==> v11: inputs <==
==> flow/design.v <==
module alu_design #(parameter W = 8)(
    input clk, rst, mode, ce, cin,
    input [1:0] inp_valid,
    input [7:0] opa, opb,
    input [3:0] cmd,
    output reg err, ov, cout, g, l, e,
    output reg [15:0] res
);
parameter INV_INP = 2'b00, OPA_VALID = 2'b01, OPB_VALID = 2'b10, OPA_AND_OPB_VALID = 2'b11;
reg [7:0] opa_p, opb_p;
reg [3:0] cmd_p;
reg [1:0] valid_p;
reg mode_p, cin_p;
reg [15:0] res_p;
reg cout_p, ov_p, g_p, l_p, e_p, err_p;
always @(posedge clk or posedge rst) begin
    if (rst) begin
        opa_p <= 0;
        opb_p <= 0;
        cmd_p <= 0;
        valid_p <= 0;
        cin_p <= 0;
        mode_p <= 0;
    end else if (ce) begin
        opa_p <= opa;
        opb_p <= opb;
        cmd_p <= cmd;
        valid_p <= inp_valid;
        cin_p <= cin;
        mode_p <= mode;
    end
end
always @(*) begin
    res_p = 0;
    err_p = 0;
    cout_p = 0;
    ov_p = 0;
    g_p = 0;
    l_p = 0;
    e_p = 0;
    if (ce) begin
        if (mode_p == 1) begin
            case (valid_p)
                INV_INP: begin
                    res_p = 0;
                    err_p = 1;
                end
                OPA_VALID: begin
                    case (cmd_p)
                        4'b0100: begin
                            res_p = opa_p + 1;
                            cout_p = res_p[8];
                        end
                        4'b0101: begin
                            res_p = opa_p - 1;
                            ov_p = res_p[8];
                        end
                        default: err_p = 1;
                    endcase
                end
                OPB_VALID: begin
                    case (cmd_p)
                        4'b0110: begin
                            res_p = opb_p + 1;
                            cout_p = res_p[8];
                        end
                        4'b0111: begin
                            res_p = opb_p - 1;
                            ov_p = res_p[8];
                        end
                        default: err_p = 1;
                    endcase
                end
                OPA_AND_OPB_VALID: begin
                    case (cmd_p)
                        4'b0000: begin
                            res_p = opa_p + opb_p;
                            cout_p = res_p[8];
                        end
                        4'b0001: begin
                            res_p = opa_p - opb_p;
                            ov_p = res_p[8];
                        end
                        4'b0010: begin
                            res_p = opa_p + opb_p + cin_p;
                            cout_p = res_p[8];
                        end
                        4'b0011: begin
                            res_p = opa_p - opb_p - cin_p;
                            ov_p = res_p[8];
                        end
                        4'b1000: begin
                            g_p = (opa_p > opb_p);
                            l_p = (opa_p < opb_p);
                            e_p = (opa_p == opb_p);
                        end
                        4'b1001: begin
                            res_p = (opa_p + 1) * (opb_p + 1);
                        end
                        4'b1010: begin
                            res_p = (opa_p << 1) * opb_p;
                        end
                        4'b1011: begin
                            res_p = $signed(opa_p) + $signed(opb_p);
                            ov_p = (($signed(opa_p) > 0) && ($signed(opb_p) > 0) && ($signed(res_p[7:0]) < 0)) ||
                                   (($signed(opa_p) < 0) && ($signed(opb_p) < 0) && ($signed(res_p[7:0]) > 0));
                        end
                        4'b1100: begin
                            res_p = $signed(opa_p) - $signed(opb_p);
                            ov_p = (($signed(opa_p) > 0) && ($signed(opb_p) < 0) && ($signed(res_p[7:0]) < 0)) ||
                                   (($signed(opa_p) < 0) && ($signed(opb_p) > 0) && ($signed(res_p[7:0]) > 0));
                        end
                        default: err_p = 1;
                    endcase
                end
                default: err_p = 1;
            endcase
        end else begin
            case (valid_p)
                INV_INP: begin
                    res_p = 0;
                    err_p = 1;
                end
                OPA_VALID: begin
                    case (cmd_p)
                        4'b0110: res_p = ~opa_p;
                        4'b1000: res_p = opa_p >> 1;
                        4'b1001: res_p = opa_p << 1;
                        default: err_p = 1;
                    endcase
                end
                OPB_VALID: begin
                    case (cmd_p)
                        4'b0111: res_p = ~opb_p;
                        4'b1010: res_p = opb_p >> 1;
                        4'b1011: res_p = opb_p << 1;
                        default: err_p = 1;
                    endcase
                end
                OPA_AND_OPB_VALID: begin
                    case (cmd_p)
                        4'b0000: res_p = opa_p & opb_p;
                        4'b0010: res_p = opa_p | opb_p;
                        4'b0001: res_p = ~(opa_p & opb_p);
                        4'b0011: res_p = ~(opa_p | opb_p);
                        4'b0100: res_p = opa_p ^ opb_p;
                        4'b0101: res_p = ~(opa_p ^ opb_p);
                        4'b1100: begin
                            if (|opb_p[7:4]) err_p = 1;
                            else res_p = (opa_p << opb_p[2:0]) | (opa_p >> (8 - opb_p[2:0]));
                        end
                        4'b1101: begin
                            if (|opb_p[7:4]) err_p = 1;
                            else res_p = (opa_p >> opb_p[2:0]) | (opa_p << (8 - opb_p[2:0]));
                        end
                        default: err_p = 1;
                    endcase
                end
                default: err_p = 1;
            endcase
        end
    end
end
always @(posedge clk or posedge rst) begin
    if (rst) begin
        res <= 0;
        cout <= 0;
        ov <= 0;
        g <= 0;
        l <= 0;
        e <= 0;
        err <= 0;
    end else if (ce) begin
        res <= res_p;
        cout <= cout_p;
        ov <= ov_p;
        g <= g_p;
        l <= l_p;
        e <= e_p;
        err <= err_p;
    end
end
endmodule
==> flow/run.sh <==
#!/bin/bash
# the make line also repeats each setting of config.mk as NAME=value (left out here)
make -C /OpenROAD-flow-scripts/flow DESIGN_CONFIG=/design/flow/config.mk WORK_HOME=/design/flow/orfs CLKGATE_MAP_FILE= finish
==> flow/config.mk <==
export PLATFORM = sky130hd
export DESIGN_NAME = alu_design
export DESIGN_NICKNAME = alu_design
export VERILOG_FILES = /design/flow/design.v
export SDC_FILE = /design/flow/constraint.sdc
export NUM_CORES = 4
export LEC_CHECK = 0
export ABC_AREA = 1
export CAP_MARGIN = 10
export CORE_ASPECT_RATIO = 1.17
export CORE_MARGIN = 2
export CORE_UTILIZATION = 64
export CTS_CLUSTER_DIAMETER = 25
export CTS_CLUSTER_SIZE = 80
export GPL_TIMING_DRIVEN = 1
export MAX_ROUTING_LAYER = met5
export MIN_ROUTING_LAYER = met1
export PLACE_DENSITY_LB_ADDON = 0.01
export SETUP_SLACK_MARGIN = 0.3
export SLEW_MARGIN = 20
==> flow/constraint.sdc <==
create_clock -name core_clock -period 5.13 [get_ports {clk}]
set_input_delay 1.0260 -clock core_clock [delete_from_list [all_inputs] [get_ports {clk}]]
set_output_delay 1.0260 -clock core_clock [all_outputs]
set_load 0.01 [all_outputs]
==> v30: changes against v11 <==
CAP_MARGIN = 20   (was 10)
CORE_ASPECT_RATIO = unset   (was 1.17)
CORE_UTILIZATION = 69   (was 64)
CTS_CLUSTER_DIAMETER = unset   (was 25)
CTS_CLUSTER_SIZE = unset   (was 80)
GPL_TIMING_DRIVEN = unset   (was 1)
MAX_ROUTING_LAYER = unset   (was met5)
MIN_ROUTING_LAYER = unset   (was met1)
PLACE_DENSITY_LB_ADDON = unset   (was 0.01)
SETUP_SLACK_MARGIN = unset   (was 0.3)
==> flow/constraint.sdc (replaced) <==
create_clock -name core_clock -period 7.15 [get_ports {clk}]
set_input_delay 1.4300 -clock core_clock [delete_from_list [all_inputs] [get_ports {clk}]]
set_output_delay 1.4300 -clock core_clock [all_outputs]
set_load 0.01 [all_outputs]
==> comparison table <==
|  | v11 | v30 |
|---|---|---|
| Result of the run | finished with violations | complete, no violations |
| Violated checks | setup timing | - |
| Logic power comb | 4.06 mW | 2.02 mW |
| Worst Slack Setup Final | -0.495 ns | 1.09 ns |
| Overall track demand over capacity in global routing | 51.4% | 51.4% |
| Via count of the routed design | 14248 | 12899 |
| WL per Instance | 24.6 µm | 21.7 µm |
| FP Core Util | 65.6% | 69.9% |
| Largest fanout on the critical path | 3 | 20 |
| Die extent in x | 125 µm | 130 µm |
| GR met2 Demand/Resource | 78.6% | 73.6% |
| Vias in the first global route | 13299 | 12276 |
| Setup clock skew after layout | 0.00649 ns | 0.00695 ns |
| Clock tree cell share of total cell area | 1.13% | 1.24% |
| Clock group total power | 0.362 mW | 0.237 mW |
| Number of rows in the core area | 51 | 46 |
| Sequential cell area share | 8.67% | 9.71% |
| Placement Setup Slack | -0.228 ns | 1.37 ns |
| Amount of wire on met2 after detailed routing | 20.9 mm | 17.2 mm |
| Placed cell areas | 12400 µm² | 11700 µm² |
| CP most frequent cell | inv_1 | nand2_1 |
Power figures rest on the tool's default switching activity, not on a simulated workload.
